Design Classic_Pong_Top, start of the top module:
module Classic_Pong_Top (
    input clk_i,
    input rst_i,
    input UART_RX_i,
    input sw1_i,
    input sw2_i,
    input sw3_i,
    input sw4_i,
    output VGA_Hsync_o,
    output VGA_Vsync_o,
    output VGA_Red_0_o,
    output VGA_Red_1_o,
    output VGA_Red_2_o,
    output VGA_Grn_0_o,
    output VGA_Grn_1_o,
    output VGA_Grn_2_o,
    output VGA_Blu_0_o,
    output VGA_Blu_1_o,
    output VGA_Blu_2_o
);
For scale: ~2600 cells after synthesis, roughly 310 flip-flops, about 18 I/O pins, ~0.018 sq mm of cells after synthesis.
Settings: LEC_CHECK=0, ABC_AREA=1, CAP_MARGIN=40, CELL_PAD_IN_SITES_GLOBAL_PLACEMENT=0, CORE_MARGIN=2, CORE_UTILIZATION=72, CTS_CLUSTER_DIAMETER=380, CTS_CLUSTER_SIZE=15, GPL_ROUTABILITY_DRIVEN=0, HOLD_SLACK_MARGIN=0.3, MIN_ROUTING_LAYER=met1, PLACE_DENSITY_LB_ADDON=0.02, SETUP_SLACK_MARGIN=-0.14, SLEW_MARGIN=20, TNS_END_PERCENT=70; clock period 5.44 ns.
run.sh (not shown) runs the stock make flow with config.mk's settings and CLKGATE_MAP_FILE=.
The first run completed without violations.
Then changed:
==> flow/config.mk (replaced) <==
export PLATFORM = sky130hd
export DESIGN_NAME = Classic_Pong_Top
export DESIGN_NICKNAME = Classic_Pong_Top
export VERILOG_FILES = /design/flow/design.v
export SDC_FILE = /design/flow/constraint.sdc
export NUM_CORES = 4
export LEC_CHECK = 0
export ABC_AREA = 1
export CAP_MARGIN = 20
export CORE_MARGIN = 2
export CORE_UTILIZATION = 72
export SLEW_MARGIN = 20
==> flow/constraint.sdc (replaced) <==
create_clock -name core_clock -period 5.45 [get_ports {clk_i}]
set_input_delay 1.0900 -clock core_clock [delete_from_list [all_inputs] [get_ports {clk_i}]]
set_output_delay 1.0900 -clock core_clock [all_outputs]
set_load 0.01 [all_outputs]
Area after synthesis is unchanged.
Global-route usage is higher by 0.74 points.
Wire length is higher slightly.
Die size does not change.
Worst hold slack got worse by 5.1 ps.
Setup slack got worse by 46 ps.
Via count is higher slightly.
Design area is higher by a few percent.
Clock-buffer cell count is higher by 22.
Then changed:
--- a/flow/config.mk
+++ b/flow/config.mk
@@ -6,7 +6,6 @@
 export NUM_CORES = 4
 export LEC_CHECK = 0
-export ABC_AREA = 1
 export CAP_MARGIN = 20
 export CORE_MARGIN = 2
-export CORE_UTILIZATION = 72
+export CORE_UTILIZATION = 66
 export SLEW_MARGIN = 20
==> flow/constraint.sdc (replaced) <==
create_clock -name core_clock -period 10.7 [get_ports {clk_i}]
set_input_delay 2.1400 -clock core_clock [delete_from_list [all_inputs] [get_ports {clk_i}]]
set_output_delay 2.1400 -clock core_clock [all_outputs]
set_load 0.01 [all_outputs]
=> The changed run finished with timing, DRC and antenna clean; core utilization drops by 6.8 points; non-clock buffer count drops by 1; design area drops by about 9%; global-route usage drops by 6.4 points; synthesized cell count drops by 27%; cell count drops by about 24%.
Then changed:
--- a/flow/config.mk
+++ b/flow/config.mk
@@ -8,4 +8,5 @@
 export CAP_MARGIN = 20
 export CORE_MARGIN = 2
-export CORE_UTILIZATION = 66
+export CORE_UTILIZATION = 72
+export SETUP_SLACK_MARGIN = 1.58
 export SLEW_MARGIN = 20
==> flow/constraint.sdc (replaced) <==
create_clock -name core_clock -period 5.31 [get_ports {clk_i}]
set_input_delay 1.0620 -clock core_clock [delete_from_list [all_inputs] [get_ports {clk_i}]]
set_output_delay 1.0620 -clock core_clock [all_outputs]
set_load 0.01 [all_outputs]
Outcome: The new run passed the timing, DRC and antenna checks. Total power is higher by well over a third. Global-route usage is higher by 2.6 points. Synthesized area stays the same. Cell count is lower by a few percent. Design area is lower slightly. Wire length is higher by a few percent. Via count is higher by a few percent. Flip-flop count does not change.

run A:
Starting RTL as in the previous note.
export LEC_CHECK = 0
export CAP_MARGIN = 30
export CELL_PAD_IN_SITES_GLOBAL_PLACEMENT = 0
export CORE_MARGIN = 6
export CORE_UTILIZATION = 68
export GPL_TIMING_DRIVEN = 0
export HOLD_SLACK_MARGIN = 0.07
export MIN_ROUTING_LAYER = met1
export PLACE_DENSITY_LB_ADDON = 0.11
export SLEW_MARGIN = 40
export TNS_END_PERCENT = 50
create_clock -name core_clock -period 5.95 [get_ports {clk_i}]
Every stage of the flow completed for run A, and the final layout passed the timing, DRC and antenna checks.
Setup changes, run A to run B
Settings: PLACE_DENSITY_LB_ADDON no longer set, was 0.11; TNS_END_PERCENT no longer set, was 50; CAP_MARGIN now 20, was 30; MIN_ROUTING_LAYER no longer set, was met1; SLEW_MARGIN now 20, was 40; HOLD_SLACK_MARGIN no longer set, was 0.07; PLACE_DENSITY now 0.6, previously not set; CORE_UTILIZATION now 64, was 68; CELL_PAD_IN_SITES_GLOBAL_PLACEMENT no longer set, was 0; GPL_TIMING_DRIVEN no longer set, was 0; CORE_MARGIN now 2, was 6; the clock period (ns, I/O delays scaled along) now 9.56, was 5.95.
### Flow results
- Run A -> run B: cell area reported after detailed placement decreased slightly
- Taking run A as the reference point, the synthesis-to-finish area growth of run B falls by 0.34 points.
- Comparing run A and run B, fmax is lower on run A.
- Of the two candidates, run A has the worse global-route wire length before repair and run B the better one.
- As of run B, average routed wire per standard cell had fallen by a few percent compared to run A.
- Compared with run A, run B shows number of well taps that has gone up by a few percent.
- Relative to run A, critical path depth has gone down in run B.
- Lower shortest period the worst path allows among run A and run B: run B
- Compared with run A, run B shows a lower share of power burned in combinational logic.
Relative to run B, the following input files were edited for run C:
Settings: CORE_UTILIZATION: 64 -> 72; the clock period (ns, I/O delays scaled along): 9.56 -> 8.82.
Notes after the runs:
Diff run C..run B | clock net sink count | negligible. Delta (run C minus run B): overall die area went down; number of non-clock buffers in the layout went up; detailed router's first-iteration violation count went up; cell depth of the worst min-delay path went up. Compared to run B, run C has slew of the pin with the lowest slew margin 0.0046 ns lower. Compared with run B, run C is hungrier on power. Higher peak per-stage delay on the critical path was reported by run C, not run B.
Setup changes, run C to run D
Settings: CORE_UTILIZATION: 72 -> 40; the clock period (ns, I/O delays scaled along): 8.82 -> 12.1.
[summary]
- Run D completed; timing, DRC and antenna clean
- According to the power report, total power for run D is lower than for run C.
- In run D, the count of clock-buffer cells in the layout came out about 32% above the value in run C.
- Chip area (run C / run D): 0.56
- Compared run C against run D; multi-input gate area in the final layout within noise.
- Changes observed in run D relative to run C: number of signal-net buffers in the layout now sits lower, number of placed instances, taps included went up, cell count increased 12%, maximum root-to-sink buffer count roughly the same.
### run D -> run E
Settings: the clock period (ns, I/O delays scaled along): 12.1 -> 9.56.
Findings:
Run E went all the way through synthesis, placement and routing and the layout is clean on timing, DRC and antenna.
Run E vs. run D: maximum vdd ir drop went up; count of flip-flops with a built-in enable after synthesis did not really move; endpoint required time on the critical path went up; power density over the cells went up; global-route wire length before repair went up.
Number of ports placed on the die boundary of run E is on par with run D.
Compared run D against run E; final non-filler cell total within noise.
Compared with run D, run E shows clock-buffer cell count that has gone down by more than 10%.
[compare] base=run D new=run E: clock network area share higher; worst setup slack fell 2.27 ns.
Relative to run E, the following input files were edited for run F:
Settings: CTS_CLUSTER_DIAMETER now 285, previously not set; CORE_UTILIZATION now 65, was 40; ABC_AREA now 1, previously not set; the clock period (ns, I/O delays scaled along) now 18.2, was 9.56.
### Flow results
Maximum fanout along the worst path | run F below run E
Going from run E to run F, fraction of synthesized cell area in xor and xnor cells decreased 8.9 points, post-detailed-placement cell area climbed about 10%, filler cell count now sits lower.
In run F the final design instance area without fill turned out 8.2% higher than in run E.
Lower part of the cycle the worst path needs goes to run F over run E.
For run F, the group with the largest share of power was sequential cells, unlike run E, where it was clock.
Run F vs run E — simple-gate share of the synthesized area rose 8.4 points.
Run E → run F: clock distribution area overhead in the final layout lost 1.1 points, required time reported for the critical path endpoint grew by 4.54 ns, cell count now larger.
Power and IR drop assume default switching activity.
